[flow/config.mk]
export PLATFORM = sky130hd
export DESIGN_NAME = LASER
export DESIGN_NICKNAME = LASER
export VERILOG_FILES = /design/flow/design.v
export SDC_FILE = /design/flow/constraint.sdc
export NUM_CORES = 4
export LEC_CHECK = 0
export CAP_MARGIN = 20
export CORE_MARGIN = 2
export CORE_UTILIZATION = 72
export CTS_CLUSTER_SIZE = 47
export PLACE_DENSITY_LB_ADDON = 0.0
export SETUP_SLACK_MARGIN = 1.25
export SLEW_MARGIN = 40
export TNS_END_PERCENT = 5
[flow/constraint.sdc]
create_clock -name core_clock -period 4.38 [get_ports {CLK}]
set_input_delay 0.8760 -clock core_clock [delete_from_list [all_inputs] [get_ports {CLK}]]
set_output_delay 0.8760 -clock core_clock [all_outputs]
set_load 0.01 [all_outputs]
[flow/design.v]
module LASER (
input CLK,
input RST,
input [3:0] X,
input [3:0] Y,
output reg [3:0] C1X,
output reg [3:0] C1Y,
output reg [3:0] C2X,
output reg [3:0] C2Y,
output reg DONE);
parameter LFSR_WIDTH = 10;
parameter [LFSR_WIDTH-1:0] threshold = 10'd150;
reg [LFSR_WIDTH-1:0] q;  
wire feedback;  
assign feedback = q[9] ^ q[6];
always @(posedge CLK) begin
    if (RST)
        q <= 10'h1;  
    else
        q <= {q[LFSR_WIDTH-2:0], feedback};  
end
wire [3:0] step;
assign step = (q[5])? 4'b0001: 4'b0010;   
reg [1:0] current_state;
reg [1:0] next_state;
parameter  INIT = 0;
parameter READ = 1;
parameter WALK = 2;
parameter OUTPUT = 3;
reg [5:0] cover_prev;  
reg [5:0] cover_current;  
reg [5:0] cover_max;  
reg [5:0] cnt;  
reg [3:0] corX [39:0];  
reg [3:0] corY [39:0];
reg [3:0] x1, y1, x2, y2;  
reg [3:0] tmpX1, tmpY1, tmpX2, tmpY2; 
reg [3:0] dx1, dy1, dx2, dy2;
reg [19:0] round;  
parameter MAX_ROUND = 20'd2000;
parameter [5:0] LAST = 6'd41;  
always @(posedge CLK) begin
  if (current_state == INIT) begin
    corX[cnt] <= X;
    corY[cnt] <= Y;
  end
  if (current_state == READ || next_state == READ) begin
    corX[cnt] <= X;
    corY[cnt] <= Y;
  end
end
always @(*) begin
  if (cnt == 6'd0 || cnt == LAST || next_state == READ || RST) begin
    dx1 = 4'd0; dy1 = 4'd0;
    dx2 = 4'd0; dy2 = 4'd0;
  end
  else if (next_state == WALK) begin
    dx1 = (tmpX1 > corX[cnt-6'd1])? tmpX1 - corX[cnt-6'd1] : corX[cnt-6'd1] - tmpX1;
    dy1 = (tmpY1 > corY[cnt-6'd1])? tmpY1 - corY[cnt-6'd1] : corY[cnt-6'd1] - tmpY1;
    dx2 = (tmpX2 > corX[cnt-6'd1])? tmpX2 - corX[cnt-6'd1] : corX[cnt-6'd1] - tmpX2;
    dy2 = (tmpY2 > corY[cnt-6'd1])? tmpY2 - corY[cnt-6'd1] : corY[cnt-6'd1] - tmpY2;
  end
  else begin
    dx1 = 4'd0; dy1 = 4'd0;
    dx2 = 4'd0; dy2 = 4'd0;
  end
end
always @(posedge CLK) begin
  if (RST)
    current_state <= INIT;
  else
    current_state <= next_state;
end
always @(*) begin
  case (current_state)
    INIT:
      next_state = (RST)? INIT: READ;
    READ:
      next_state = (cnt == 6'd39)? WALK: READ;
    WALK:  
      next_state = (round == MAX_ROUND)? OUTPUT: WALK;
    OUTPUT:
      next_state = INIT;
    default:
      next_state = INIT;
  endcase
end
always @(posedge CLK) begin
  if (RST)
    round <= 0;
  else if (current_state == OUTPUT)
    round <= 0;
  else if (current_state == WALK) begin
    if (cnt == LAST)
      round <= round + 1;
  end
end
always @(posedge CLK) begin
  if (RST) begin
    tmpX2 <= 4'd7; 
  end
  else if (current_state == OUTPUT) begin
    tmpX2 <= 4'd7;
  end
  else if (current_state == WALK && cnt == 6'd0) begin  
    if (q[5]) tmpX2 <= (x2+step < 16)? x2+step : 15; 
    else      tmpX2 <= (x2 > step) ? x2-step : 0;  
  end
end
always @(posedge CLK) begin
  if (RST) begin
    tmpY2 <= 4'd7;
  end
  else if (current_state == OUTPUT) begin
    tmpY2 <= 4'd7;
  end
  else if (current_state == WALK && cnt == 6'd0) begin  
    if (q[9]) tmpY2 <= (y2+step < 16)? y2+step : 15;
    else      tmpY2 <= (y2 > step)? y2-step : 0;  
  end
end
always @(posedge CLK) begin
  if (RST) begin
    tmpX1 <= 4'd7;
  end
  else if (current_state == OUTPUT) begin
    tmpX1 <= 4'd7;
  end
  else if (current_state == WALK && cnt == 6'd0) begin  
    if (q[0]) tmpX1 <= (x1+step < 16)? x1+step : 15;  
    else      tmpX1 <= (x1 > step)? x1-step : 0; 
  end
end
always @(posedge CLK) begin
  if (RST) begin
    tmpY1 <= 4'd7;
  end
  else if (current_state == OUTPUT) begin
    tmpY1 <= 4'd7;
  end
  else if (current_state == WALK && cnt == 6'd0) begin  
    if (q[3]) tmpY1 <= (y1+step < 16)? y1+step : 15; 
    else      tmpY1 <= (y1 > step)? y1-step : 0;  
  end
end
always @(posedge CLK) begin
  if (RST) begin
    x1 <= 4'd0; y1 <= 4'd0;
    x2 <= 4'd8; y2 <= 4'd8;
  end
  else if (current_state == OUTPUT) begin
    x1 <= 4'd0; y1 <= 4'd0;
    x2 <= 4'd8; y2 <= 4'd8;
  end
  else if (current_state == WALK) begin
    if (cnt == LAST) begin
      if(cover_current > cover_prev) begin
        x1 <= tmpX1; y1 <= tmpY1;
        x2 <= tmpX2; y2 <= tmpY2;
      end
      else begin  
        if (q < threshold) begin  
          x1 <= tmpX1; y1 <= tmpY1;
          x2 <= tmpX2; y2 <= tmpY2;
        end
      end
    end
  end
end
always @(posedge CLK) begin
  if (RST)
    cover_prev <= 6'd0;
  else if (current_state == OUTPUT)
    cover_prev <= 6'd0;
  else if (current_state == WALK) begin
    if(cnt == LAST) begin  
      if(cover_current > cover_prev)
        cover_prev <= cover_current;
      else begin  
        if (q < threshold)   
          cover_prev <= cover_current;
      end
    end
  end
end
always @(posedge CLK) begin
  if(RST)
    cover_current <= 6'd0;
  else if(next_state == OUTPUT)   
    cover_current <= 6'd0;
  else if(current_state == WALK) begin
    if(cnt > 0) begin
      if (cnt == LAST)
        cover_current <= 6'd0;
      else begin
        cover_current <= cover_current +
        ((dx1 + dy1 <= 4) || (dx1 == 3 && dy1 == 2) || (dx1 == 2 && dy1 == 3) ||
         (dx2 + dy2 <= 4) || (dx2 == 3 && dy2 == 2) || (dx2 == 2 && dy2 == 3));        
      end
    end
    else 
      cover_current <= 6'd0;
  end
  else
    cover_current <= 6'd0;
end
always @(posedge CLK) begin
  if(RST)
    cover_max <= 6'd0;
  else if(current_state == WALK) begin
    if(cnt == LAST) begin  
      if(cover_current > cover_max)
        cover_max <= cover_current;
    end
  end
  else if(current_state == OUTPUT)
    cover_max <= 0;
  else
    cover_max <= 0;
end
always @(posedge CLK) begin
  if (RST)
    cnt <= 0;
  else if (current_state == OUTPUT || next_state == OUTPUT)
    cnt <= 0;
  else if (next_state == READ)  
    cnt <= cnt + 1;
  else if (current_state == WALK) begin
      cnt <= (cnt == LAST)? 0: cnt+1;
  end
  else
    cnt <= 0;
end
always @(posedge CLK) begin
  if (RST) begin
    C1X <= 4'd7; C1Y <= 4'd7;
    C2X <= 4'd7; C2Y <= 4'd7;
  end
  else if (current_state == WALK) begin
    if(cnt == LAST) begin
      if(cover_current > cover_max) begin
        C1X <= tmpX1; C1Y <= tmpY1;
        C2X <= tmpX2; C2Y <= tmpY2;
      end
    end
  end
end
always @(posedge CLK) begin
  if(RST)
    DONE <= 1'b0;
  else if (next_state == OUTPUT)
    DONE <= 1'b1;
  else
    DONE <= 1'b0;
end
endmodule
[flow/run.sh]
#!/bin/bash
# the make line also repeats each setting of config.mk as NAME=value (left out here)
make -C /OpenROAD-flow-scripts/flow DESIGN_CONFIG=/design/flow/config.mk WORK_HOME=/design/flow/orfs CLKGATE_MAP_FILE= finish
==> impl_metrics.ini, run 1 <==
; generated from flow reports
[route]
wl_microns = 58620
antenna_cells_inserted = 0
routed_wire_length_per_instance_microns = 30.87
firstDrtPassIters = 6
vias_per_cell = 7.189
drc = 0
postRouteAntennaNets = 0
via_count = 13651
dr.first_iter.drc_count = 2431

[synthesis]
yosys_warnings = 1
synth_largest_type_area_fraction_pct = 49.53
simple_gate_area_share_pct = 9.119
main_flop_type_after_synthesis = edfxtp_1
synth_async_sr_flop_share_pct = 0
syn-cell-area_sq_um = 19400
synth.top_cells.by_count = edfxtp_1 (320), nor2_1 (144), dfxtp_1 (107)
number_of_flops_mapped_to_enable_cells_by_yosys = 320
synthesis.instances = 1374
synth-seq-area-share_pct = 60.57
xor_area_share_pct = 1.890
post_synth_num_cell_types = 78
synth.area.mux_share_pct = 12.25
cell_type_with_the_largest_total_area = edfxtp_1
post_synth_main_area_contributors = edfxtp_1 (50%), mux4_2 (11%), dfxtp_1 (11%)
ys_sh_adder_pct = 6.501
synth_flop_count = 427
synth-compound-area-share_pct = 6.875
yosys_cells = 1374
yosys-dominant-comb-family = multiplexers
postSynthAreaPerCell_sq_um = 14.12
leading_cell_type_by_number_of_instances_after_synthesis = edfxtp_1
synthesis.nets = 1474
yosys-stat-area_sq_um = 19400

[sta]
maxSlewViolCount = 0
report.final.setup_viol = 6
timing.final.crit_share_pct = 137.5
fmax_ghz = 0.1660
final_critical_path_setup_slack_ps = -1645
timing.clock.skew_ps = 39.92
finalWorstPathRequiredPeriod_ps = 6025
finalHoldViolCount = 0
max_slew.worst_pin.slew_ps = 879.6
slew_headroom_pct = 41.36
worst_hold_slack_ps = 463.5
unrepaired_setup_endpoints_after_global_routing = true

[critical_path]
critPathBufInv = 3
crit_start = cnt[0]
timing.reg2reg.setup_slack_ps = -1640
crit_path_launch_type = register
crit-reg2reg-capture = cover_current[4]
critPathArrivalTime_ps = 6450
r2r_cells = 24
endpoint_kind = register
crit_type = reg -> reg
max_incr_delay_on_cp_ps = 510
max_fo_critical_path = 17
crit_family = AND-OR/OR-AND gates
crit-reg2reg-launch = cnt[0]
number_of_gates_on_the_worst_path_with_buffers_counted = 24
timing.critical_path.slowest_stage_cell = mux4_2
crit_end = cover_current[4]
critical_path.cell_chain = inv_4, ha_4, buf_4, buf_12, mux4_2, mux4_2, nor2_1, nor3_1, ha_1, nor2b_2, o311a_4, a2111oi_4, ha_1, a21oi_1, nand4bb_1, o21ai_0, a32o_2, a41oi_2, o41ai_4, ha_2, ha_4, nand3_2, xor2_1, nor2_1
critical_path_data_required_time_ps = 4810

[power]
pg_seq_w = 0.00440
combinationalPowerShare_pct = 19.8
power.switching_w = 0.002784
power.static_leakage_nw = 8.146
clock_net_power_w = 0.00377
power_report.internal_total_w = 0.007406
irDropWorstVdd_mv = 0.5795
power.sequential.fraction_pct = 43.1
power.largest_group = registers
power_switching_share_pct = 27.32
design_power_total_w = 0.01019
power_density_nw_per_um2 = 442.4
clkPwrFrac_pct = 37.0
comb-power_w = 0.00202

[global_routing]
grt_max_degree = 46
globalRouteOverflowTotal = 0
grt_pass1_wl_microns = 83520
vias_in_the_first_global_route = 13256
initial_antenna_violation_count = 0
overall_global_routing_usage_pct = 40.23

[cells_and_area]
areaGrowthSynthToFinish_pct = 18.71
finalNetCount = 1625

[placement]
detailedPlacementHpwl_microns = 30260
io_buffers = 26
place.gp.congestion = 0.9683

[outcome]
outcome = finished with violations
failed_checks = setup timing

[clock_tree]
cts_inserted_buffers = 41
cts_root_buffer = clkbuf_16
holdBufCountCts = 0
cts.htree.levels = 2
clock_latency_ps = 580
clkSlewWorstSetupHoldPaths_ps = 70
tritoncts = done
clk_path_buf_depth = 3
clkSinkCount = 427

[min_path]
holdCritPathClass = reg -> reg
holdCritStartpoint = cover_prev[4]
hold-path-cell-count = 2
min_to = cover_prev[4]

[die]
floorplanUtilization_pct = 72.59
die_area_sq_um = 28270
die_width_microns = 168.2
boundaryPins = 27
coreArea_sq_um = 26730
chipHeight_microns = 168.2
num_rows = 60

[job]
log.warning_count = 55
drv.max_cap_violation_count = 0
## metrics by stage
stage / setup WS, ps / setup TNS, ps / cells / utilization (%) / area (sq um)
3_3_place_gp: -1254 / -6824 / 1790 / 78.18 / 20890
6_report: -1645 / -9352 / 1899 / 86.18 / 23030
3_5_place_dp: -1387 / -7779 / 1790 / 78.18 / 20890
4_1_cts: -1342 / -7632 / 1881 / 84.61 / 22610
5_1_grt: -1693 / -9714 / 1899 / 86.18 / 23030
2_1_floorplan: -1266 / -6977 / 1374 / - / 19620
## layout make-up
cell class                 count  area, sq um
timing repair buffer         175         1550
fill                        1137         3695
clock buffer                  56         1154
sequential                   427        11760
clock inverter                20        217.7
multi-input combinational    819         7695
inverter                      61        231.5
tap                          341        426.7
## timing repair
item / in CTS / in global routing
setup endpoints to repair: 318 / 302
resized: 52 / 70
pin swaps: 16 / 21
gates cloned: 1 / 0
buffers inserted: 14 / 17
## routing by layer
metal	wire length [microns]	up-vias	global-route usage, %
met5	0	-	1.043
met4	4029	0	20.46
met3	6315	291	8.439
met2	28530	1193	66.56
met1	19750	6655	51.12
li1	-	5512	-
==> run 2: changes to the inputs <==
Settings changed: CORE_UTILIZATION 72 to 64, CTS_CLUSTER_SIZE 47 to not set, PLACE_DENSITY_LB_ADDON 0.0 to not set, SETUP_SLACK_MARGIN 1.25 to 1.27, SLEW_MARGIN 40 to 20, TNS_END_PERCENT 5 to not set.
Clock period 4.38 ns to 4.34 ns, I/O delays scaled along.
==> run 2 against run 1 <==
Compared with the run above: the layout still fails its checks (setup timing); synthesized cell count is the same; clock-buffer cell count shrank 8; maximum frequency grew 5.9%; wire length shrank 17%; clock skew grew 1.0 ps; hold slack gained 4.0 ps; clock power shrank 7.7%; first-iteration DRC count shrank 45%; final area grew 1.8%; sequential power is essentially flat; largest power group unchanged; highest routed layer unchanged.
==> impl_metrics.ini, run 2 <==
; generated from flow reports
[synthesis]
synth.area.mux_share_pct = 12.25
cell_type_with_the_largest_total_area = edfxtp_1
syn-cell-area_sq_um = 19400
synth_flop_count = 427
xor_area_share_pct = 1.890
number_of_flops_mapped_to_enable_cells_by_yosys = 320
postSynthAreaPerCell_sq_um = 14.12
yosys-stat-area_sq_um = 19400
post_synth_num_cell_types = 78
synth_largest_type_area_fraction_pct = 49.53
synth-seq-area-share_pct = 60.57
yosys-dominant-comb-family = multiplexers
synth.top_cells.by_count = edfxtp_1 (320), nor2_1 (144), dfxtp_1 (107)
simple_gate_area_share_pct = 9.119
yosys_cells = 1374
synth_async_sr_flop_share_pct = 0
leading_cell_type_by_number_of_instances_after_synthesis = edfxtp_1
main_flop_type_after_synthesis = edfxtp_1
synthesis.instances = 1374
ys_sh_adder_pct = 6.501
post_synth_main_area_contributors = edfxtp_1 (50%), mux4_2 (11%), dfxtp_1 (11%)
synth-compound-area-share_pct = 6.875
synthesis.nets = 1474
yosys_warnings = 1

[critical_path]
endpoint_kind = register
max_fo_critical_path = 10
crit_family = adder cells
timing.critical_path.slowest_stage_cell = mux4_2
timing.reg2reg.setup_slack_ps = -1350
critical_path_data_required_time_ps = 4770
r2r_cells = 27
crit_type = reg -> reg
critPathBufInv = 5
crit-reg2reg-capture = cover_current[4]
crit_path_launch_type = register
crit_end = cover_current[4]
crit-reg2reg-launch = cnt[0]
number_of_gates_on_the_worst_path_with_buffers_counted = 27
critPathArrivalTime_ps = 6120
max_incr_delay_on_cp_ps = 530
crit_start = cnt[0]

[clock_tree]
clkSlewWorstSetupHoldPaths_ps = 60
cts_inserted_buffers = 42
clkSinkCount = 427
cts.htree.levels = 2
clock_latency_ps = 570
clk_path_buf_depth = 3
tritoncts = done
cts_root_buffer = clkbuf_16

[global_routing]
most_heavily_used_metal_layer_in_global_routing = met2
grt_max_degree = 46
globalRouteOverflowTotal = 0
overall_global_routing_usage_pct = 31.11
global_route.usage.met3_pct = 4.540
grt_util_met1_pct = 41.80
initial_antenna_violation_count = 1
grt_util_met2_pct = 50.82
grt_pass1_wl_microns = 72760
vias_in_the_first_global_route = 12426

[power]
power_switching_share_pct = 26.10
design_power_total_w = 0.01007
clkPwrFrac_pct = 34.6
power.static_leakage_nw = 8.397
power_density_nw_per_um2 = 429.3
power.largest_group = registers
power_report.internal_total_w = 0.007438
power.switching_w = 0.002628
pg_seq_w = 0.00443
comb-power_w = 0.00216
irDropWorstVdd_mv = 0.3967
combinationalPowerShare_pct = 21.4
power.sequential.fraction_pct = 44.0
clock_net_power_w = 0.00348

[sta]
finalHoldViolCount = 0
fmax_ghz = 0.1758
unrepaired_setup_endpoints_after_global_routing = true
finalWorstPathRequiredPeriod_ps = 5690
slew_headroom_pct = 42.67
max_slew.worst_pin.slew_ps = 859.9
setup-tns-final_ps = -7429
final_critical_path_setup_slack_ps = -1350
timing.final.crit_share_pct = 131.1
worst_hold_slack_ps = 467.4
timing.clock.skew_ps = 40.93
report.final.setup_viol = 6
maxSlewViolCount = 0

[cells_and_area]
finalNetCount = 1667
areaGrowthSynthToFinish_pct = 20.86

[route]
via_count = 12494
dr.first_iter.drc_count = 1331
wl_microns = 48410
drc = 0
antenna_cells_inserted = 0
vias_per_cell = 6.278
postRouteAntennaNets = 0
routed_wire_length_per_instance_microns = 24.33
firstDrtPassIters = 8

[min_path]
holdCritPathClass = reg -> reg
min_to = q[2]
holdCritStartpoint = q[1]
hold-path-cell-count = 1

[placement]
io_buffers = 26
preCtsSetupSlack_ps = -1372
detailedPlacementHpwl_microns = 30260
place.gp.congestion = 0.9116

[die]
coreArea_sq_um = 29720
boundaryPins = 27
num_rows = 63
chipHeight_microns = 178.1
die_area_sq_um = 31720
die_width_microns = 178.1
floorplanUtilization_pct = 65.29

[job]
drv.max_cap_violation_count = 0
log.warning_count = 56

[outcome]
outcome = finished with violations
failed_checks = setup timing
==> run 2: per-layer routing <==
layer,share of wire (%),wire length (microns),vias up
li1,-,-,5606
met3,6.8,3274,109
met4,4.4,2151,0
met1,39,19070,6210
met2,49,23920,569
met5,0,0,-
==> run 2: layout make-up <==
class / count / area [sq um]
fill: 1621 / 6269
clock inverter: 29 / 234.0
sequential: 427 / 11760
multi-input combinational: 819 / 7666
timing repair buffer: 216 / 1996
clock buffer: 48 / 1074
inverter: 61 / 235.2
tap: 390 / 488.0
==> run 2: timing repair <==
action / in CTS / in global routing
pin swaps: 23 / 6
endpoints found under the setup margin: 171 / 57
gates cloned: 4 / 1
hold buffers: 0 / 0
resized: 80 / 22
buffers inserted: 29 / 6
==> run 2: metrics by stage <==
stage,util (%),area (sq um),instances
finish,78.91,23450,1990
global route,78.91,23450,1990
CTS,78.27,23260,1983
detailed placement,71.46,21240,1873
global placement,71.46,21240,1873
floorplan,-,19620,1374
==> run 3: changes to the inputs <==
Settings changed: ABC_AREA set to 1, CORE_UTILIZATION 64 to 40, CTS_CLUSTER_SIZE set to 98, GPL_TIMING_DRIVEN set to 0, SETUP_SLACK_MARGIN 1.27 to 0.8.
Clock period 4.34 ns to 6.0 ns, I/O delays scaled along.
==> run 3 against run 2 <==
Compared with the run above: now clean on timing, DRC and antenna; combinational power fell by 32%; area after synthesis rose by 2.9%; core utilization fell by 29 points.
==> impl_metrics.ini, run 3 <==
; generated from flow reports
[sta]
worst_hold_slack_ps = 427.0
unrepaired_setup_endpoints_after_global_routing = true
timing.final.crit_share_pct = 90.09
finalWorstPathRequiredPeriod_ps = 5405
max_slew.worst_pin.slew_ps = 1014
slew_headroom_pct = 32.18
finalHoldViolCount = 0
fmax_ghz = 0.1850
maxSlewViolCount = 0
timing.clock.skew_ps = 62.23
report.final.setup_viol = 0

[critical_path]
number_of_gates_on_the_worst_path_with_buffers_counted = 36
crit_end = cover_current[4]
crit_start = cnt[0]
endpoint_kind = register
timing.critical_path.slowest_stage_cell = fa_2
max_fo_critical_path = 10
timing.reg2reg.setup_slack_ps = 590
max_incr_delay_on_cp_ps = 390
critPathBufInv = 8
critical_path_data_required_time_ps = 6480
cpMostUsedCell = nand2_4
crit-reg2reg-capture = cover_current[4]
crit-reg2reg-launch = cnt[0]
critPathArrivalTime_ps = 5890
r2r_cells = 36
crit_path_launch_type = register
crit_family = simple AND/OR/NAND/NOR gates
crit_type = reg -> reg

[route]
postRouteAntennaNets = 0
drc = 0
antenna_cells_inserted = 0
firstDrtPassIters = 6
routed_wire_length_per_instance_microns = 21.15
vias_per_cell = 5.484
wl_microns = 58620
via_count = 15195
dr.first_iter.drc_count = 1302

[clock_tree]
cts_root_buffer = clkbuf_16
cts_inserted_buffers = 47
holdBufCountCts = 0
clk_path_buf_depth = 3
clock_latency_ps = 620
clkSlewWorstSetupHoldPaths_ps = 60
cts.htree.levels = 2
tritoncts = done
clkSinkCount = 427

[power]
combinationalPowerShare_pct = 19.8
power.sequential.fraction_pct = 43.0
power_switching_share_pct = 28.88
power_report.internal_total_w = 0.005279
power.static_leakage_nw = 9.016
power.switching_w = 0.002144
irDropWorstVdd_mv = 0.2517
power.largest_group = registers
comb-power_w = 0.00147
pg_seq_w = 0.00320
clkPwrFrac_pct = 37.2
clock_net_power_w = 0.00276
power_density_nw_per_um2 = 305.3

[synthesis]
postSynthAreaPerCell_sq_um = 10.30
synth.area.mux_share_pct = 0
yosys-dominant-comb-family = simple AND/OR/NAND/NOR gates
synth-compound-area-share_pct = 13.27
leading_cell_type_by_number_of_instances_after_synthesis = edfxtp_1
yosys-stat-area_sq_um = 19970
synth_largest_type_area_fraction_pct = 48.11
yosys_cells = 1940
synth.top_cells.by_count = edfxtp_1 (320), nand2_1 (273), nor2_1 (245)
synthesis.nets = 2040
cell_type_with_the_largest_total_area = edfxtp_1
main_flop_type_after_synthesis = edfxtp_1
synth-seq-area-share_pct = 58.84
ys_sh_adder_pct = 6.315
yosys_warnings = 1
synthesis.instances = 1940
syn-cell-area_sq_um = 19970
number_of_flops_mapped_to_enable_cells_by_yosys = 320
synth_async_sr_flop_share_pct = 0
post_synth_num_cell_types = 56
simple_gate_area_share_pct = 15.32
xor_area_share_pct = 1.272
synth_flop_count = 427
post_synth_main_area_contributors = edfxtp_1 (48%), dfxtp_1 (11%), nand2_1 (5.1%)

[global_routing]
grt_max_degree = 41
overall_global_routing_usage_pct = 22.52
globalRouteOverflowTotal = 0
initial_antenna_violation_count = 0
vias_in_the_first_global_route = 14296
grt_pass1_wl_microns = 86420

[die]
die_width_microns = 227.5
die_area_sq_um = 51740
floorplanUtilization_pct = 40.63
num_rows = 81
boundaryPins = 27
coreArea_sq_um = 49150
chipHeight_microns = 227.5

[cells_and_area]
areaGrowthSynthToFinish_pct = 21.74
finalNetCount = 2170
final.fill_count = 4417
final_design_area_no_fill_sq_um = 24320

[outcome]
outcome = complete, no violations

[min_path]
hold-path-cell-count = 2
holdCritStartpoint = q[4]
holdCritPathClass = reg -> reg
min_to = q[5]

[placement]
place_area_sq_um = 21220
io_buffers = 26
place.gp.congestion = 0.9224
detailedPlacementHpwl_microns = 39460

[job]
drv.max_cap_violation_count = 0
log.warning_count = 52
==> run 3: cell type report <==
class	count	area, sq um	share of cell area [%]
buffer	90	714.4	2.938
clock buffer	60	1225	5.038
clock inverter	26	256.5	1.055
inverter	160	630.6	2.593
multi-input combinational	1263	8044	33.08
sequential	427	11760	48.35
tap	664	830.8	3.417
timing repair buffer	81	858.3	3.530
==> run 3: metrics by stage <==
step / TNS [ps] / util (%) / worst slack, ps / power, W / cells
6_report: 0 / 49.47 / 594.5 / 0.007424 / 2771
5_1_grt: 0 / 49.47 / 375.3 / 0.007680 / 2771
4_1_cts: 0 / 48.46 / 650.3 / 0.007286 / 2754
3_5_place_dp: -5729 / 43.17 / -1100 / 0.004310 / 2637
3_3_place_gp: -4830 / 42.89 / -952.9 / 0.004292 / 2630
2_1_floorplan: 0 / - / 800.5 / 0.003920 / 1940
==> run 3: timing repair <==
action,4_1_cts,5_1_grt
gates resized,201,101
setup buffers,28,15
gates cloned,3,2
setup endpoints to repair,6,6
pin swaps,73,102
==> run 3: routing by layer <==
metal,routed length [microns],GRT usage [%]
met4,1795,8.075
met3,4852,4.711
met1,25240,31.20
met5,0,0
met2,26730,34.99
==> run 4: changes to the inputs <==
Settings changed: ABC_AREA 1 to not set, CAP_MARGIN 20 to 5, CORE_UTILIZATION 40 to 71, CTS_CLUSTER_SIZE 98 to 24, GPL_TIMING_DRIVEN 0 to not set, SETUP_SLACK_MARGIN 0.8 to -0.37.
Clock period 6.0 ns to 3.72 ns, I/O delays scaled along.
==> run 4 against run 3 <==
Compared with the run above: the layout now fails its checks (setup timing); final area down 3.3%; hold slack better by 36 ps; clock power up 59%; maximum frequency down 9.2%; total power up 61%; sequential share of layout area up 1.7 points; register-to-register slack worse by 2800 ps; combinational power up 65%; critical path type unchanged; highest routed layer unchanged.
==> impl_metrics.ini, run 4 <==
; generated from flow reports
[sta]
finalHoldViolCount = 0
fmax_ghz = 0.1679
finalWorstPathRequiredPeriod_ps = 5955
max_slew.worst_pin.slew_ps = 935.8
slew_headroom_pct = 37.62
setup-tns-final_ps = -12660
unrepaired_setup_endpoints_after_global_routing = true
timing.final.crit_share_pct = 160.1
report.final.setup_viol = 6
timing.clock.skew_ps = 23.16
final_critical_path_setup_slack_ps = -2235
worst_hold_slack_ps = 462.9
maxSlewViolCount = 0

[cells_and_area]
finalNetCount = 1712
areaGrowthSynthToFinish_pct = 21.13
final_core_util_pct = 87.44

[placement]
detailedPlacementHpwl_microns = 32280
io_buffers = 26
place.gp.congestion = 0.8707

[die]
coreArea_sq_um = 26880
die_width_microns = 169.3
floorplanUtilization_pct = 72.19
chipHeight_microns = 169.3
num_rows = 60
die_area_sq_um = 28660
boundaryPins = 27

[route]
dr.first_iter.drc_count = 2157
wl_microns = 60070
firstDrtPassIters = 5
postRouteAntennaNets = 0
drc = 0
via_count = 14158
antenna_cells_inserted = 0
routed_wire_length_per_instance_microns = 30.26
vias_per_cell = 7.132

[synthesis]
synth_largest_type_area_fraction_pct = 49.53
synthesis.nets = 1474
post_synth_main_area_contributors = edfxtp_1 (50%), mux4_2 (11%), dfxtp_1 (11%)
syn-cell-area_sq_um = 19400
cell_type_with_the_largest_total_area = edfxtp_1
synth.top_cells.by_count = edfxtp_1 (320), nor2_1 (144), dfxtp_1 (107)
yosys-dominant-comb-family = multiplexers
postSynthAreaPerCell_sq_um = 14.12
yosys-stat-area_sq_um = 19400
synth_flop_count = 427
yosys_warnings = 1
number_of_flops_mapped_to_enable_cells_by_yosys = 320
synth_async_sr_flop_share_pct = 0
simple_gate_area_share_pct = 9.119
xor_area_share_pct = 1.890
synth-seq-area-share_pct = 60.57
ys_sh_adder_pct = 6.501
synth-compound-area-share_pct = 6.875
synthesis.instances = 1374
main_flop_type_after_synthesis = edfxtp_1
yosys_cells = 1374
post_synth_num_cell_types = 78
leading_cell_type_by_number_of_instances_after_synthesis = edfxtp_1
synth.area.mux_share_pct = 12.25

[clock_tree]
holdBufCountCts = 0
tritoncts = done
clk_path_buf_depth = 3
cts.htree.levels = 2
clkSlewWorstSetupHoldPaths_ps = 70
clkSinkCount = 427
clock_latency_ps = 560
cts_inserted_buffers = 43
cts_root_buffer = clkbuf_16

[critical_path]
critical_path_data_required_time_ps = 4150
crit-reg2reg-launch = cnt[0]
crit_start = cnt[0]
max_incr_delay_on_cp_ps = 500
number_of_gates_on_the_worst_path_with_buffers_counted = 26
crit_type = reg -> reg
crit-reg2reg-capture = cover_current[4]
endpoint_kind = register
crit_path_launch_type = register
crit_end = cover_current[4]
crit_family = adder cells
timing.critical_path.slowest_stage_cell = mux4_2
critPathArrivalTime_ps = 6380
timing.reg2reg.setup_slack_ps = -2230
max_fo_critical_path = 8
critPathBufInv = 4
r2r_cells = 26

[power]
comb-power_w = 0.00242
irDropWorstVdd_mv = 0.8188
power.largest_group = registers
power_density_nw_per_um2 = 509.7
power_report.internal_total_w = 0.008772
pg_seq_w = 0.00518
combinationalPowerShare_pct = 20.2
clkPwrFrac_pct = 36.5
power.switching_w = 0.003208
power_switching_share_pct = 26.78
power.sequential.fraction_pct = 43.2
power.static_leakage_nw = 8.637
clock_net_power_w = 0.00438

[global_routing]
initial_antenna_violation_count = 0
grt_pass1_wl_microns = 89840
globalRouteOverflowTotal = 0
overall_global_routing_usage_pct = 43.24
grt_max_degree = 46
vias_in_the_first_global_route = 14149

[job]
log.warning_count = 56
drv.max_cap_violation_count = 0

[min_path]
hold-path-cell-count = 1
holdCritStartpoint = q[1]
min_to = q[2]
holdCritPathClass = reg -> reg

[outcome]
outcome = finished with violations
failed_checks = setup timing
==> run 4: layout make-up <==
| class | instances | area (sq um) |
|---|---|---|
| Sequential cell | 427 | 11760 |
| Multi-Input combinational cell | 819 | 7435 |
| Fill cell | 1110 | 3374 |
| Timing Repair Buffer | 260 | 2281 |
| Clock buffer | 57 | 1180 |
| Tap cell | 341 | 426.7 |
| Inverter | 61 | 231.5 |
| Clock inverter | 20 | 191.4 |
==> run 4: timing repair <==
action / in CTS / in global routing
setup endpoints to repair: 6 / 6
gates cloned: 3 / 0
pin swaps: 18 / 11
resized: 41 / 7
buffers inserted: 8 / 6
==> run 4: per-layer routing <==
metal | track usage [%] | vias to the layer above | routed length (microns)
met5 | 0 | - | 0
met4 | 25.31 | 0 | 4642
met3 | 8.582 | 352 | 7263
met2 | 70.56 | 1366 | 28540
met1 | 54.67 | 6759 | 19620
li1 | - | 5681 | -
==> run 4: through the flow <==
stage | instances | setup WS [ps] | instance area (sq um) | total power (W)
after floorplan | 1374 | -1926 | 19620 | 0.006456
after global placement | 1893 | -1819 | 21750 | 0.007244
after detailed placement | 1893 | -1962 | 21750 | 0.007301
after CTS | 1979 | -1961 | 23440 | 0.01178
after global routing | 1985 | -2370 | 23500 | 0.01223
final | 1985 | -2235 | 23500 | 0.01198
==> run 5: changes to the inputs <==
Settings changed: CAP_MARGIN 5 to 20, CORE_UTILIZATION 71 to 70, CTS_CLUSTER_SIZE 24 to not set, PLACE_DENSITY set to 0.95, SETUP_SLACK_MARGIN -0.37 to not set.
Clock period 3.72 ns to 4.24 ns, I/O delays scaled along.
==> run 5 against run 4 <==
Compared with the run above: the run now fails in 5_1_grt; synthesized cell count is the same; die size grew 1.4%; area after synthesis is the same.
==> impl_metrics.ini, run 5 <==
; implementation run metrics
[synthesis]
yosys_cells = 1374
postSynthAreaPerCell_sq_um = 14.12
post_synth_num_cell_types = 78
synth_largest_type_area_fraction_pct = 49.53
xor_area_share_pct = 1.890
yosys_warnings = 1
synth-compound-area-share_pct = 6.875
synth.top_cells.by_count = edfxtp_1 (320), nor2_1 (144), dfxtp_1 (107)
leading_cell_type_by_number_of_instances_after_synthesis = edfxtp_1
simple_gate_area_share_pct = 9.119
synthesis.nets = 1474
synth-seq-area-share_pct = 60.57
synth_flop_count = 427
synthesis.instances = 1374
synth_async_sr_flop_share_pct = 0
post_synth_main_area_contributors = edfxtp_1 (50%), mux4_2 (11%), dfxtp_1 (11%)
yosys-stat-area_sq_um = 19400
cell_type_with_the_largest_total_area = edfxtp_1
synth.area.mux_share_pct = 12.25
ys_sh_adder_pct = 6.501
yosys-dominant-comb-family = multiplexers
number_of_flops_mapped_to_enable_cells_by_yosys = 320
syn-cell-area_sq_um = 19400
main_flop_type_after_synthesis = edfxtp_1

[die]
boundaryPins = 27
floorplanUtilization_pct = 71.59
chipHeight_microns = 170.5
coreArea_sq_um = 27100
die_area_sq_um = 29060
die_width_microns = 170.5
num_rows = 60

[placement]
io_buffers = 26
detailedPlacementHpwl_microns = 34630
place_area_sq_um = 21090
place.gp.congestion = 0.9663

[global_routing]
overall_global_routing_usage_pct = 67.29
globalRouteOverflowTotal = 6

[clock_tree]
cts.htree.levels = 2
cts_inserted_buffers = 42
holdBufCountCts = 0
clk_path_buf_depth = 3
cts_root_buffer = clkbuf_16
clkSinkCount = 427

[outcome]
last-stage-reached = 5_1_grt
error_line = [ERROR GRT-0232] Routing congestion too high. Check the congestion heatmap in the GUI.
outcome = aborted with a tool error
==> run 5: stage by stage <==
stage          worst slack (ps)  hold WS [ps]  cells  util, %
3_5_place_dp              -1537         463.8   1836    77.80
2_1_floorplan             -1406         431.7   1374        -
4_1_cts                   -1547         469.8   1947    85.23
3_3_place_gp              -1224         449.5   1836    77.84
==> run 5: repair_timing <==
action | 4_1_cts
gates resized | 58
buffers inserted | 30
pin swaps | 18
setup endpoints to repair | 6
gates cloned | 4
==> run 5: routing by layer <==
metal | GRT overflow | track usage [%]
met2 | 0 | 81.53
met3 | 3 | 55.77
met4 | 3 | 60.13
met5 | 0 | 30.43
met1 | 0 | 68.86
==> run 6: changes to the inputs <==
Settings changed: ABC_AREA set to 0, CAP_MARGIN 20 to 30, CELL_PAD_IN_SITES_DETAIL_PLACEMENT set to 1, CORE_UTILIZATION 70 to 71, CTS_CLUSTER_DIAMETER set to 228, CTS_CLUSTER_SIZE set to 98, GPL_TIMING_DRIVEN set to 1, HOLD_SLACK_MARGIN set to 0.12, MAX_ROUTING_LAYER set to met4, MIN_ROUTING_LAYER set to met1, PLACE_DENSITY 0.95 to not set, SETUP_SLACK_MARGIN set to 0.8.
Clock period 4.24 ns to 5.98 ns, I/O delays scaled along.
==> run 6 against run 5 <==
Compared with the run above: the flow stops in 4_1_cts; area after synthesis unchanged; synthesized cell count is the same; die size shrank 1.4%.
==> impl_metrics.ini, run 6 <==
; implementation run metrics
[outcome]
outcome = aborted with a tool error
last-stage-reached = 4_1_cts
error_line = [ERROR DPL-0033] detailed placement checks failed during check placement.

[placement]
place_area_sq_um = 20370
placedCellCount = 1720
detailedPlacementHpwl_microns = 42880
io_buffers = 26
place.gp.congestion = 0.8732

[synthesis]
post_synth_num_cell_types = 78
yosys_cells = 1374
ys_sh_adder_pct = 6.501
synthesis.instances = 1374
synth-seq-area-share_pct = 60.57
leading_cell_type_by_number_of_instances_after_synthesis = edfxtp_1
yosys-stat-area_sq_um = 19400
cell_type_with_the_largest_total_area = edfxtp_1
synth_flop_count = 427
synth_async_sr_flop_share_pct = 0
synthesis.nets = 1474
syn-cell-area_sq_um = 19400
number_of_flops_mapped_to_enable_cells_by_yosys = 320
synth.area.mux_share_pct = 12.25
yosys-dominant-comb-family = multiplexers
synth-compound-area-share_pct = 6.875
xor_area_share_pct = 1.890
post_synth_main_area_contributors = edfxtp_1 (50%), mux4_2 (11%), dfxtp_1 (11%)
synth.top_cells.by_count = edfxtp_1 (320), nor2_1 (144), dfxtp_1 (107)
postSynthAreaPerCell_sq_um = 14.12
main_flop_type_after_synthesis = edfxtp_1
simple_gate_area_share_pct = 9.119
synth_largest_type_area_fraction_pct = 49.53
yosys_warnings = 1

[die]
num_rows = 60
coreArea_sq_um = 26880
boundaryPins = 27
die_area_sq_um = 28660
floorplanUtilization_pct = 72.19
die_width_microns = 169.3
chipHeight_microns = 169.3
## run 6: through the flow
stage / util, % / TNS [ps] / setup slack [ps] / total power, W / hold slack (ps)
floorplan: - / 0 / 334.1 / 0.004016 / 431.7
global placement: 75.73 / 0 / 180.1 / 0.004300 / 444.2
detailed placement: 75.80 / -2437 / -502.8 / 0.004423 / 473.4
==> run 7: changes to the inputs <==
Settings changed: ABC_AREA 0 to not set, CAP_MARGIN 30 to 20, CELL_PAD_IN_SITES_DETAIL_PLACEMENT 1 to not set, CORE_UTILIZATION 71 to 68, CTS_CLUSTER_DIAMETER 228 to not set, CTS_CLUSTER_SIZE 98 to not set, GPL_TIMING_DRIVEN 1 to not set, HOLD_SLACK_MARGIN 0.12 to 0.29, MAX_ROUTING_LAYER met4 to not set, MIN_ROUTING_LAYER met1 to not set, SETUP_SLACK_MARGIN 0.8 to not set.
Clock period 5.98 ns to 4.23 ns, I/O delays scaled along.
==> run 7 against run 6 <==
Compared with the run above: the layout now fails its checks (setup timing); synthesized cell count unchanged; die size grew 4.3%; area after synthesis stayed put.
==> impl_metrics.ini, run 7 <==
; generated from flow reports
[outcome]
outcome = finished with violations
failed_checks = setup timing

[synthesis]
synthesis.nets = 1474
post_synth_main_area_contributors = edfxtp_1 (50%), mux4_2 (11%), dfxtp_1 (11%)
synth-seq-area-share_pct = 60.57
synth.area.mux_share_pct = 12.25
yosys_warnings = 1
synth_async_sr_flop_share_pct = 0
leading_cell_type_by_number_of_instances_after_synthesis = edfxtp_1
synth_largest_type_area_fraction_pct = 49.53
xor_area_share_pct = 1.890
main_flop_type_after_synthesis = edfxtp_1
synth-compound-area-share_pct = 6.875
cell_type_with_the_largest_total_area = edfxtp_1
yosys-stat-area_sq_um = 19400
synth.top_cells.by_count = edfxtp_1 (320), nor2_1 (144), dfxtp_1 (107)
number_of_flops_mapped_to_enable_cells_by_yosys = 320
syn-cell-area_sq_um = 19400
postSynthAreaPerCell_sq_um = 14.12
synth_flop_count = 427
simple_gate_area_share_pct = 9.119
post_synth_num_cell_types = 78
synthesis.instances = 1374
ys_sh_adder_pct = 6.501
yosys_cells = 1374
yosys-dominant-comb-family = multiplexers

[global_routing]
grt_pass1_wl_microns = 80340
vias_in_the_first_global_route = 13170
overall_global_routing_usage_pct = 35.67
globalRouteOverflowTotal = 0
grt_max_degree = 46
initial_antenna_violation_count = 1

[route]
dr.first_iter.drc_count = 1581
firstDrtPassIters = 5
postRouteAntennaNets = 0
wl_microns = 52680
drc = 0
vias_per_cell = 6.634
via_count = 13122
routed_wire_length_per_instance_microns = 26.63

[critical_path]
critPathBufInv = 5
critical_path_data_required_time_ps = 4660
crit-reg2reg-capture = cover_current[4]
max_fo_critical_path = 8
number_of_gates_on_the_worst_path_with_buffers_counted = 27
critPathArrivalTime_ps = 6210
crit_path_launch_type = register
crit_family = adder cells
crit_type = reg -> reg
crit_start = cnt[0]
crit_end = cover_current[4]
timing.reg2reg.setup_slack_ps = -1550
max_incr_delay_on_cp_ps = 570
crit-reg2reg-launch = cnt[0]
endpoint_kind = register
timing.critical_path.slowest_stage_cell = mux4_2
r2r_cells = 27

[clock_tree]
cts_root_buffer = clkbuf_16
clock_latency_ps = 560
clk_path_buf_depth = 3
cts_inserted_buffers = 43
cts.htree.levels = 2
holdBufCountCts = 0
clkSinkCount = 427
tritoncts = done
clkSlewWorstSetupHoldPaths_ps = 70

[die]
boundaryPins = 27
die_area_sq_um = 29900
chipHeight_microns = 172.9
coreArea_sq_um = 27930
num_rows = 61
floorplanUtilization_pct = 69.45
die_width_microns = 172.9

[power]
irDropWorstVdd_mv = 0.3888
clkPwrFrac_pct = 36.5
power_density_nw_per_um2 = 449.1
power.sequential.fraction_pct = 43.5
power.switching_w = 0.002773
clock_net_power_w = 0.00382
power_report.internal_total_w = 0.007685
power.largest_group = registers
power.static_leakage_nw = 8.373
combinationalPowerShare_pct = 20.0
power_switching_share_pct = 26.51
comb-power_w = 0.00209
pg_seq_w = 0.00455

[sta]
unrepaired_setup_endpoints_after_global_routing = true
fmax_ghz = 0.1730
report.final.setup_viol = 6
setup-tns-final_ps = -8458
finalWorstPathRequiredPeriod_ps = 5780
maxSlewViolCount = 0
timing.clock.skew_ps = 26.05
timing.final.crit_share_pct = 136.6
finalHoldViolCount = 0
final_critical_path_setup_slack_ps = -1550
max_slew.worst_pin.slew_ps = 874.7
worst_hold_slack_ps = 465.1
slew_headroom_pct = 41.69

[cells_and_area]
final.fill_count = 1391
final_core_util_pct = 83.36
areaGrowthSynthToFinish_pct = 20.02
finalNetCount = 1664

[min_path]
holdCritStartpoint = q[2]
holdCritPathClass = reg -> reg
hold-path-cell-count = 1
min_to = q[3]

[job]
log.warning_count = 56
drv.max_cap_violation_count = 0

[placement]
place.gp.congestion = 0.9064
io_buffers = 26
detailedPlacementHpwl_microns = 29800
==> run 7: timing repair <==
action	CTS	global route
gates cloned	4	1
setup endpoints to repair	6	6
pin swaps	17	27
resized	39	42
setup buffers	18	12
==> run 7: cell type report <==
class | instances | area [sq um] | share of cell area [%]
antenna | 1 | 2.502 | 0.01075
clock buffer | 48 | 1095 | 4.702
clock inverter | 32 | 306.5 | 1.316
inverter | 61 | 231.5 | 0.9941
multi-input combinational | 819 | 7556 | 32.45
sequential | 427 | 11760 | 50.49
tap | 378 | 473.0 | 2.031
timing repair buffer | 212 | 1864 | 8.006
==> run 7: per-layer routing <==
layer  GRT usage, %  vias to the layer above  share of wire [%]  wire length [microns]
met5              0                        -                  0                      0
li1               -                     5585                  -                      -
met1          45.73                     6461                 36                  18700
met2          60.55                      854                 50                  26190
met3          6.179                      222                9.0                   4724
met4          15.68                        0                5.8                   3055
==> run 7: metrics by stage <==
stage / instance area [sq um] / cells / setup slack, ps / total power [W]
after floorplan: 19620 / 1374 / -1416 / 0.005677
after global placement: 21200 / 1863 / -1462 / 0.006292
after detailed placement: 21200 / 1863 / -1554 / 0.006326
after CTS: 23010 / 1965 / -1432 / 0.01024
after global routing: 23280 / 1977 / -1734 / 0.01073
final: 23280 / 1978 / -1550 / 0.01046
==> run 8: changes to the inputs <==
Settings changed: CAP_MARGIN 20 to 40, CORE_UTILIZATION 68 to 72, CTS_CLUSTER_SIZE set to 47, HOLD_SLACK_MARGIN 0.29 to not set, PLACE_DENSITY_LB_ADDON set to 0.0, SETUP_SLACK_MARGIN set to 1.85.
Clock period 4.23 ns to 6.4 ns, I/O delays scaled along.
==> run 8 against run 7 <==
Compared with the run above: the run now finishes clean; clock power fell by about 30%; critical path depth rose by 1; total power decreased by 33%; sequential cell count unchanged; highest routed layer is now met5; sequential share of layout area increased by 1.4 points; cell count down 6.8%; clock skew is 11 ps higher; hold slack worse by 2.0 ps; combinational power is 38% lower; register-to-register slack improved by 2000 ps.
==> impl_metrics.ini, run 8 <==
; generated from flow reports
[sta]
finalHoldViolCount = 0
maxSlewViolCount = 0
unrepaired_setup_endpoints_after_global_routing = true
max_slew.worst_pin.slew_ps = 888.7
timing.final.crit_share_pct = 92.75
timing.clock.skew_ps = 37.29
final_critical_path_setup_slack_ps = 463.9
fmax_ghz = 0.1685
setup-tns-final_ps = 0
slew_headroom_pct = 40.64
finalWorstPathRequiredPeriod_ps = 5936
report.final.setup_viol = 0

[job]
log.warning_count = 54
drv.max_cap_violation_count = 0

[die]
die_width_microns = 168.2
chipHeight_microns = 168.2
die_area_sq_um = 28270
boundaryPins = 27
floorplanUtilization_pct = 72.59
num_rows = 60
coreArea_sq_um = 26730

[clock_tree]
clock_latency_ps = 580
cts_root_buffer = clkbuf_16
holdBufCountCts = 0
clkSinkCount = 427
cts_inserted_buffers = 43
cts.htree.levels = 2
clk_path_buf_depth = 3
tritoncts = done
clkSlewWorstSetupHoldPaths_ps = 60

[global_routing]
grt_pass1_wl_microns = 78890
most_heavily_used_metal_layer_in_global_routing = met2
grt_util_met1_pct = 50.04
grt_max_degree = 46
grt_util_met2_pct = 62.07
globalRouteOverflowTotal = 0
overall_global_routing_usage_pct = 38.13
vias_in_the_first_global_route = 12631
global_route.usage.met3_pct = 6.770
initial_antenna_violation_count = 1

[critical_path]
timing.reg2reg.setup_slack_ps = 460
max_fo_critical_path = 8
crit_path_launch_type = register
critical_path_data_required_time_ps = 6830
max_incr_delay_on_cp_ps = 540
cpMostUsedCell = ha_4
critPathBufInv = 3
timing.critical_path.slowest_stage_cell = mux4_2
crit-reg2reg-launch = cnt[0]
crit_end = cover_current[4]
critPathArrivalTime_ps = 6370
crit_family = adder cells
crit-reg2reg-capture = cover_current[4]
crit_start = cnt[0]
crit_type = reg -> reg
r2r_cells = 28
number_of_gates_on_the_worst_path_with_buffers_counted = 28
endpoint_kind = register

[power]
power_switching_share_pct = 26.04
pg_seq_w = 0.00301
power_report.internal_total_w = 0.005183
clock_net_power_w = 0.00269
combinationalPowerShare_pct = 18.6
design_power_total_w = 0.007009
power.switching_w = 0.001825
power.static_leakage_nw = 7.987
comb-power_w = 0.00130
irDropWorstVdd_mv = 0.3332
power_density_nw_per_um2 = 309.0
power.largest_group = registers
power.sequential.fraction_pct = 42.9
clkPwrFrac_pct = 38.4

[min_path]
hold-path-cell-count = 1
min_to = q[5]
holdCritPathClass = reg -> reg
holdCritStartpoint = q[4]

[placement]
place.gp.congestion = 0.9056
preCtsSetupSlack_ps = 348.6
io_buffers = 26
detailedPlacementHpwl_microns = 27710

[route]
dr.first_iter.drc_count = 1624
antenna_cells_inserted = 0
routed_wire_length_per_instance_microns = 29.07
postRouteAntennaNets = 0
firstDrtPassIters = 5
wl_microns = 53600
drc = 0
via_count = 12947
vias_per_cell = 7.021

[synthesis]
xor_area_share_pct = 1.890
synth_flop_count = 427
post_synth_num_cell_types = 78
syn-cell-area_sq_um = 19400
cell_type_with_the_largest_total_area = edfxtp_1
ys_sh_adder_pct = 6.501
yosys_cells = 1374
synth_largest_type_area_fraction_pct = 49.53
yosys-stat-area_sq_um = 19400
synth-seq-area-share_pct = 60.57
synthesis.nets = 1474
leading_cell_type_by_number_of_instances_after_synthesis = edfxtp_1
synth.top_cells.by_count = edfxtp_1 (320), nor2_1 (144), dfxtp_1 (107)
main_flop_type_after_synthesis = edfxtp_1
synth-compound-area-share_pct = 6.875
simple_gate_area_share_pct = 9.119
yosys_warnings = 1
post_synth_main_area_contributors = edfxtp_1 (50%), mux4_2 (11%), dfxtp_1 (11%)
postSynthAreaPerCell_sq_um = 14.12
yosys-dominant-comb-family = multiplexers
number_of_flops_mapped_to_enable_cells_by_yosys = 320
synth.area.mux_share_pct = 12.25
synth_async_sr_flop_share_pct = 0
synthesis.instances = 1374

[cells_and_area]
finalNetCount = 1569
areaGrowthSynthToFinish_pct = 16.92
final_core_util_pct = 84.87
final.fill_count = 1174

[outcome]
outcome = complete, no violations
## run 8: per-layer routing
metal  wire, microns  share of wire [%]  up-vias
li1                -                  -     5403
met1           18900                 35     6345
met2           25860                 48      969
met3            5284                9.9      228
met4            3541                6.6        2
met5              13              0.024        -
## run 8: what timing repair did
item	CTS	global route
gates resized	41	38
gates cloned	6	0
setup buffers	29	7
pin swaps	16	21
setup endpoints to repair	6	6
## run 8: through the flow
stage	instances	hold WS (ps)	area, sq um
finish	1844	463.0	22680
global route	1844	477.9	22680
CTS	1819	464.6	22270
detailed placement	1705	458.9	20200
global placement	1701	451.7	20180
floorplan	1374	431.7	19620
## run 8: cell type report
| cell class | count | area (sq um) | area share [%] |
|---|---|---|---|
| multi-input cells | 819 | 7567 | 33.36 |
| well taps | 341 | 426.7 | 1.881 |
| inverters | 61 | 231.5 | 1.020 |
| repair buffers | 117 | 1237 | 5.455 |
| clock buffers | 53 | 1124 | 4.953 |
| clock inverters | 26 | 335.3 | 1.478 |
| flip-flops and latches | 427 | 11760 | 51.85 |
==> run 9: changes to the inputs <==
Settings changed: CAP_MARGIN 40 to 20, CORE_UTILIZATION 72 to 71, CTS_CLUSTER_SIZE 47 to 24, PLACE_DENSITY_LB_ADDON 0.0 to not set, SETUP_SLACK_MARGIN 1.85 to -0.03.
Clock period 6.4 ns to 3.8 ns, I/O delays scaled along.
==> run 9 against run 8 <==
Compared with the run above: now fails the layout checks on setup timing; sequential power increased by 68%; maximum frequency shrank 2.2%; cell count up 7.8%; setup slack lost 2700 ps.
==> impl_metrics.ini, run 9 <==
; generated from flow reports
[outcome]
outcome = finished with violations
failed_checks = setup timing

[clock_tree]
clk_path_buf_depth = 3
cts_root_buffer = clkbuf_16
clkSlewWorstSetupHoldPaths_ps = 70
clock_latency_ps = 580
holdBufCountCts = 0
tritoncts = done
clkSinkCount = 427
cts.htree.levels = 2
cts_inserted_buffers = 43

[global_routing]
globalRouteOverflowTotal = 0
overall_global_routing_usage_pct = 42.62
grt_max_degree = 46
initial_antenna_violation_count = 2
grt_pass1_wl_microns = 89250
vias_in_the_first_global_route = 14110

[power]
power_density_nw_per_um2 = 496.4
irDropWorstVdd_mv = 0.5132
combinationalPowerShare_pct = 22.1
power_report.internal_total_w = 0.008464
power_switching_share_pct = 27.49
pg_seq_w = 0.00506
power.sequential.fraction_pct = 43.4
clkPwrFrac_pct = 34.5
clock_net_power_w = 0.00403
comb-power_w = 0.00258
power.static_leakage_nw = 8.604
power.switching_w = 0.003210
design_power_total_w = 0.01167
power.largest_group = registers

[synthesis]
synthesis.nets = 1474
leading_cell_type_by_number_of_instances_after_synthesis = edfxtp_1
ys_sh_adder_pct = 6.501
number_of_flops_mapped_to_enable_cells_by_yosys = 320
post_synth_num_cell_types = 78
synth.top_cells.by_count = edfxtp_1 (320), nor2_1 (144), dfxtp_1 (107)
yosys-dominant-comb-family = multiplexers
xor_area_share_pct = 1.890
synth_largest_type_area_fraction_pct = 49.53
synth.area.mux_share_pct = 12.25
simple_gate_area_share_pct = 9.119
post_synth_main_area_contributors = edfxtp_1 (50%), mux4_2 (11%), dfxtp_1 (11%)
yosys-stat-area_sq_um = 19400
yosys_warnings = 1
yosys_cells = 1374
synth-compound-area-share_pct = 6.875
synth-seq-area-share_pct = 60.57
synthesis.instances = 1374
synth_flop_count = 427
main_flop_type_after_synthesis = edfxtp_1
synth_async_sr_flop_share_pct = 0
syn-cell-area_sq_um = 19400
postSynthAreaPerCell_sq_um = 14.12
cell_type_with_the_largest_total_area = edfxtp_1

[critical_path]
crit_path_launch_type = register
crit_family = AND-OR/OR-AND gates
max_incr_delay_on_cp_ps = 610
crit_end = cover_current[4]
crit-reg2reg-launch = cnt[0]
timing.reg2reg.setup_slack_ps = -2270
cpMostUsedCell = buf_4
max_fo_critical_path = 11
critPathArrivalTime_ps = 6490
timing.critical_path.slowest_stage_cell = mux4_2
endpoint_kind = register
number_of_gates_on_the_worst_path_with_buffers_counted = 26
r2r_cells = 26
crit_type = reg -> reg
critical_path_data_required_time_ps = 4220
critPathBufInv = 5
crit_start = cnt[0]
crit-reg2reg-capture = cover_current[4]

[die]
floorplanUtilization_pct = 72.19
die_width_microns = 169.3
die_area_sq_um = 28660
num_rows = 60
coreArea_sq_um = 26880
chipHeight_microns = 169.3
boundaryPins = 27

[sta]
max_slew.worst_pin.slew_ps = 1142
final_critical_path_setup_slack_ps = -2268
worst_hold_slack_ps = 466.9
fmax_ghz = 0.1648
slew_headroom_pct = 23.64
report.final.setup_viol = 6
timing.final.crit_share_pct = 159.7
timing.clock.skew_ps = 49.98
finalHoldViolCount = 0
unrepaired_setup_endpoints_after_global_routing = true
finalWorstPathRequiredPeriod_ps = 6068
maxSlewViolCount = 0

[route]
drc = 0
postRouteAntennaNets = 0
vias_per_cell = 7.105
routed_wire_length_per_instance_microns = 30.12
wl_microns = 59850
firstDrtPassIters = 11
via_count = 14118
dr.first_iter.drc_count = 2160

[placement]
detailedPlacementHpwl_microns = 32290
io_buffers = 26
place_area_sq_um = 21650
place.gp.congestion = 0.8927
placedCellCount = 1879

[cells_and_area]
post_layout_nonfiller_instances = 1987
final_design_area_no_fill_sq_um = 23520
areaGrowthSynthToFinish_pct = 21.21
finalNetCount = 1714
final_core_util_pct = 87.50

[job]
log.warning_count = 56
drv.max_cap_violation_count = 0

[min_path]
holdCritPathClass = reg -> reg
holdCritStartpoint = cover_prev[4]
min_to = cover_prev[4]
hold-path-cell-count = 2
[run 9: metal layers]
layer | global-route usage (%) | part of all wire [%]
met3 | 10.80 | 12
met4 | 23.89 | 7.9
met1 | 54.45 | 34
met5 | 0 | 0.022
met2 | 67.68 | 46
[run 9: through the flow]
stage	worst slack [ps]	TNS (ps)
finish	-2268	-13030
global route	-2481	-14340
CTS	-1861	-10630
detailed placement	-1912	-10920
global placement	-1743	-9810
floorplan	-1846	-10460
[run 9: layout make-up]
cell class	instances	area, sq um
Antenna cell	3	7.507
Clock buffer	57	1129
Clock inverter	17	118.9
Fill cell	1065	3359
Inverter	61	231.5
Multi-Input combinational cell	819	7488
Sequential cell	427	11760
Tap cell	341	426.7
Timing Repair Buffer	262	2359
[run 9: repair_timing]
item                       in CTS  in global routing
buffers inserted               24                  5
pin swaps                      18                 13
setup endpoints to repair       6                  6
gates resized                  38                 22
cloned                          4                  0
==> run 10: changes to the inputs <==
Settings changed: ABC_AREA set to 0, CELL_PAD_IN_SITES_GLOBAL_PLACEMENT set to 0, CORE_ASPECT_RATIO set to 0.9, CORE_UTILIZATION 71 to 72, CTS_CLUSTER_SIZE 24 to not set, MIN_ROUTING_LAYER set to met1, PLACE_DENSITY set to 0.64, SETUP_SLACK_MARGIN -0.03 to -0.31, SLEW_MARGIN 20 to 15.
Clock period 3.8 ns to 4.7 ns, I/O delays scaled along.
==> run 10 against run 9 <==
Compared with the run above: global-route usage decreased by 2.2 points; sequential cell count did not move; via count down 3.9%; wire length is 4.0% lower; die size decreased by 1.4%; final area shrank 3.0%; setup slack improved by 910 ps; area after synthesis stayed put; clock skew down 23 ps; largest power group unchanged; still fails the layout checks on setup timing; critical path type unchanged; combinational power fell by 21%.
==> impl_metrics.ini, run 10 <==
; generated from flow reports
[power]
clkPwrFrac_pct = 34.3
power.static_leakage_nw = 8.115
power_density_nw_per_um2 = 408.9
power.sequential.fraction_pct = 43.9
clock_net_power_w = 0.00320
power_report.internal_total_w = 0.006741
power_switching_share_pct = 27.70
pg_seq_w = 0.00410
design_power_total_w = 0.009324
irDropWorstVdd_mv = 0.3540
comb-power_w = 0.00203
combinationalPowerShare_pct = 21.7
power.switching_w = 0.002583
power.largest_group = registers

[die]
coreArea_sq_um = 26280
die_width_microns = 177.0
die_area_sq_um = 28280
num_rows = 56
boundaryPins = 27
chipHeight_microns = 159.7
floorplanUtilization_pct = 73.84

[cells_and_area]
areaGrowthSynthToFinish_pct = 17.52
post_layout_nonfiller_instances = 1905
final_design_area_no_fill_sq_um = 22800
finalNetCount = 1623

[synthesis]
yosys-dominant-comb-family = multiplexers
synth_largest_type_area_fraction_pct = 49.53
synthesis.nets = 1474
yosys_cells = 1374
xor_area_share_pct = 1.890
synthesis.instances = 1374
synth-seq-area-share_pct = 60.57
syn-cell-area_sq_um = 19400
yosys-stat-area_sq_um = 19400
synth.top_cells.by_count = edfxtp_1 (320), nor2_1 (144), dfxtp_1 (107)
simple_gate_area_share_pct = 9.119
synth-compound-area-share_pct = 6.875
number_of_flops_mapped_to_enable_cells_by_yosys = 320
ys_sh_adder_pct = 6.501
synth.area.mux_share_pct = 12.25
post_synth_num_cell_types = 78
yosys_warnings = 1
post_synth_main_area_contributors = edfxtp_1 (50%), mux4_2 (11%), dfxtp_1 (11%)
main_flop_type_after_synthesis = edfxtp_1
synth_async_sr_flop_share_pct = 0
postSynthAreaPerCell_sq_um = 14.12
synth_flop_count = 427
cell_type_with_the_largest_total_area = edfxtp_1
leading_cell_type_by_number_of_instances_after_synthesis = edfxtp_1

[global_routing]
globalRouteOverflowTotal = 0
overall_global_routing_usage_pct = 40.41
vias_in_the_first_global_route = 13540
grt_max_degree = 46
initial_antenna_violation_count = 6
grt_pass1_wl_microns = 83650

[critical_path]
crit_type = reg -> reg
endpoint_kind = register
cpMostUsedCell = ha_4
crit-reg2reg-launch = cnt[0]
crit-reg2reg-capture = cover_current[4]
timing.reg2reg.setup_slack_ps = -1360
crit_start = cnt[0]
number_of_gates_on_the_worst_path_with_buffers_counted = 28
timing.critical_path.slowest_stage_cell = mux4_2
critPathBufInv = 5
critical_path_data_required_time_ps = 5140
crit_end = cover_current[4]
crit_path_launch_type = register
max_fo_critical_path = 7
max_incr_delay_on_cp_ps = 560
critPathArrivalTime_ps = 6500
r2r_cells = 28
crit_family = AND-OR/OR-AND gates

[placement]
place.gp.congestion = 0.8905
io_buffers = 26
place_area_sq_um = 20970
detailedPlacementHpwl_microns = 31880
placedCellCount = 1803

[route]
routed_wire_length_per_instance_microns = 30.17
postRouteAntennaNets = 0
wl_microns = 57480
firstDrtPassIters = 7
vias_per_cell = 7.122
via_count = 13568
drc = 0
dr.first_iter.drc_count = 2026

[outcome]
outcome = finished with violations
failed_checks = setup timing

[sta]
fmax_ghz = 0.1651
worst_hold_slack_ps = 466.3
unrepaired_setup_endpoints_after_global_routing = true
timing.final.crit_share_pct = 128.9
final_critical_path_setup_slack_ps = -1356
finalWorstPathRequiredPeriod_ps = 6056
max_slew.worst_pin.slew_ps = 1081
maxSlewViolCount = 0
setup-tns-final_ps = -7584
finalHoldViolCount = 0
timing.clock.skew_ps = 26.63
slew_headroom_pct = 27.70
report.final.setup_viol = 6

[clock_tree]
clock_latency_ps = 570
clkSlewWorstSetupHoldPaths_ps = 70
cts_inserted_buffers = 41
tritoncts = done
cts_root_buffer = clkbuf_16
clkSinkCount = 427
clk_path_buf_depth = 3
cts.htree.levels = 2
holdBufCountCts = 0

[min_path]
holdCritStartpoint = q[4]
holdCritPathClass = reg -> reg
hold-path-cell-count = 1
min_to = q[5]

[job]
log.warning_count = 57
drv.max_cap_violation_count = 0
[run 10: per-stage QoR]
step	setup WS [ps]	utilization, %
final	-1356	86.78
after global routing	-1496	86.76
after CTS	-931.8	85.95
after detailed placement	-999.1	79.82
after global placement	-848.5	79.82
after floorplan	-945.9	-
[run 10: per-layer routing]
layer  vias up  share of wire (%)  GRT usage [%]
met2      1185                 47          63.95
li1       5514                  -              -
met5         -              0.037              0
met4         4                6.4          18.44
met3       301                 13          10.64
met1      6564                 34          53.06
[run 10: area by class of cell]
class	instances	area (sq um)
Multi-Input combinational cell	819	7505
Timing Repair Buffer	173	1622
Sequential cell	427	11760
Inverter	61	231.5
Clock buffer	53	1092
Clock inverter	20	148.9
Antenna cell	4	10.01
Fill cell	1106	3475
Tap cell	348	435.4
[run 10: repair_timing]
action	in CTS	in global routing
setup buffers	10	14
pin swaps	21	22
gates cloned	4	1
endpoints found under the setup margin	6	6
resized	37	28
==> run 11: changes to the inputs <==
Settings changed: ABC_AREA 0 to not set, CAP_MARGIN 20 to 0, CELL_PAD_IN_SITES_GLOBAL_PLACEMENT 0 to not set, CORE_ASPECT_RATIO 0.9 to not set, CTS_CLUSTER_SIZE set to 47, MIN_ROUTING_LAYER met1 to not set, PLACE_DENSITY 0.64 to not set, PLACE_DENSITY_LB_ADDON set to 0.0, SETUP_SLACK_MARGIN -0.31 to 1.85, SLEW_MARGIN 15 to 20.
Clock period 4.7 ns to 6.47 ns, I/O delays scaled along.
==> run 11 against run 10 <==
Compared with the run above: the run now finishes clean; hold slack got worse by 2.6 ps; total power shrank 27%; final area fell by 0.99%; global-route usage shrank 2.3 points; combinational power down 33%; sequential cell count is the same; first-iteration DRC count decreased by 5.4%; sequential share of layout area is 0.53 points higher; via count is 5.1% lower; clock skew shrank 1.9 ps; sequential power is 27% lower; critical endpoint is now cover_current[2].
==> impl_metrics.ini, run 11 <==
; generated from flow reports
[route]
postRouteAntennaNets = 0
vias_per_cell = 7.036
drc = 0
dr.first_iter.drc_count = 1916
via_count = 12875
routed_wire_length_per_instance_microns = 29.32
firstDrtPassIters = 8
wl_microns = 53660
antenna_cells_inserted = 0

[min_path]
holdCritStartpoint = current_state[0]
hold-path-cell-count = 2
min_to = current_state[2]
holdCritPathClass = reg -> reg

[synthesis]
synthesis.nets = 1474
synth-compound-area-share_pct = 6.875
synth.top_cells.by_count = edfxtp_1 (320), nor2_1 (144), dfxtp_1 (107)
synth.area.mux_share_pct = 12.25
number_of_flops_mapped_to_enable_cells_by_yosys = 320
syn-cell-area_sq_um = 19400
yosys-dominant-comb-family = multiplexers
ys_sh_adder_pct = 6.501
postSynthAreaPerCell_sq_um = 14.12
yosys-stat-area_sq_um = 19400
synth_largest_type_area_fraction_pct = 49.53
post_synth_main_area_contributors = edfxtp_1 (50%), mux4_2 (11%), dfxtp_1 (11%)
synthesis.instances = 1374
yosys_warnings = 1
xor_area_share_pct = 1.890
synth_async_sr_flop_share_pct = 0
post_synth_num_cell_types = 78
simple_gate_area_share_pct = 9.119
main_flop_type_after_synthesis = edfxtp_1
cell_type_with_the_largest_total_area = edfxtp_1
synth-seq-area-share_pct = 60.57
yosys_cells = 1374
synth_flop_count = 427
leading_cell_type_by_number_of_instances_after_synthesis = edfxtp_1

[power]
power_switching_share_pct = 26.68
combinationalPowerShare_pct = 20.0
comb-power_w = 0.00137
pg_seq_w = 0.00298
power.sequential.fraction_pct = 43.5
irDropWorstVdd_mv = 0.3230
clkPwrFrac_pct = 36.5
power_density_nw_per_um2 = 303.0
power.static_leakage_nw = 7.890
power.largest_group = registers
power.switching_w = 0.001825
clock_net_power_w = 0.00250
power_report.internal_total_w = 0.005015

[die]
floorplanUtilization_pct = 72.59
coreArea_sq_um = 26730
boundaryPins = 27
chipHeight_microns = 168.2
num_rows = 60
die_area_sq_um = 28270
die_width_microns = 168.2

[clock_tree]
clk_path_buf_depth = 3
clkSlewWorstSetupHoldPaths_ps = 60
clock_latency_ps = 560
holdBufCountCts = 0
cts.htree.levels = 2
cts_inserted_buffers = 41
tritoncts = done
cts_root_buffer = clkbuf_16
clkSinkCount = 427

[critical_path]
critPathArrivalTime_ps = 6340
timing.reg2reg.setup_slack_ps = 570
crit_type = reg -> reg
max_incr_delay_on_cp_ps = 560
crit-reg2reg-launch = cnt[0]
r2r_cells = 28
cpMostUsedCell = ha_4
timing.critical_path.slowest_stage_cell = mux4_2
crit-reg2reg-capture = cover_current[2]
crit_start = cnt[0]
endpoint_kind = register
crit_path_launch_type = register
number_of_gates_on_the_worst_path_with_buffers_counted = 28
max_fo_critical_path = 6
critical_path_data_required_time_ps = 6900
crit_end = cover_current[2]
critPathBufInv = 6
crit_family = adder cells

[sta]
finalHoldViolCount = 0
slew_headroom_pct = 19.26
maxSlewViolCount = 0
timing.final.crit_share_pct = 91.26
fmax_ghz = 0.1694
timing.clock.skew_ps = 24.77
max_slew.worst_pin.slew_ps = 1207
finalWorstPathRequiredPeriod_ps = 5905
report.final.setup_viol = 0
unrepaired_setup_endpoints_after_global_routing = true
setup-tns-final_ps = 0

[placement]
io_buffers = 26
place.gp.congestion = 0.9001
detailedPlacementHpwl_microns = 27690

[cells_and_area]
finalNetCount = 1557
areaGrowthSynthToFinish_pct = 16.36
final_core_util_pct = 84.47

[global_routing]
grt_pass1_wl_microns = 79560
grt_max_degree = 46
vias_in_the_first_global_route = 12655
initial_antenna_violation_count = 0
globalRouteOverflowTotal = 0
overall_global_routing_usage_pct = 38.12

[job]
log.warning_count = 54
drv.max_cap_violation_count = 0

[outcome]
outcome = complete, no violations
## run 11: final cells by class
class                   count  area, sq um
clock inverters            24        270.3
repair buffers            107         1252
fillers                  1188         4150
well taps                 341        426.7
flip-flops and latches    427        11760
clock buffers              51         1085
multi-input cells         819         7550
inverters                  61        231.5
## run 11: through the flow
stage / hold slack [ps] / setup slack (ps) / area, sq um / cells / total power, W
after floorplan: 431.7 / 824.1 / 19620 / 1374 / 0.003712
after global placement: 449.2 / 615.5 / 20170 / 1702 / 0.003933
after detailed placement: 457.2 / 426.3 / 20170 / 1702 / 0.003960
after CTS: 469.2 / 725.8 / 22430 / 1823 / 0.006654
after global routing: 471.2 / 383.4 / 22580 / 1830 / 0.006980
final: 463.6 / 565.2 / 22580 / 1830 / 0.006840
## run 11: repair_timing
action | CTS | global route
setup buffers | 37 | 6
endpoints found under the setup margin | 6 | 6
pin swaps | 24 | 12
resized | 65 | 20
gates cloned | 9 | 1
## run 11: per-layer routing
layer,global-route usage (%),up-vias,wire [microns]
met5,0,-,0
met4,15.59,0,2681
met3,6.088,182,5338
met2,62.86,942,26180
met1,51.87,6374,19450
li1,-,5377,-
Power and IR drop assume default switching activity.
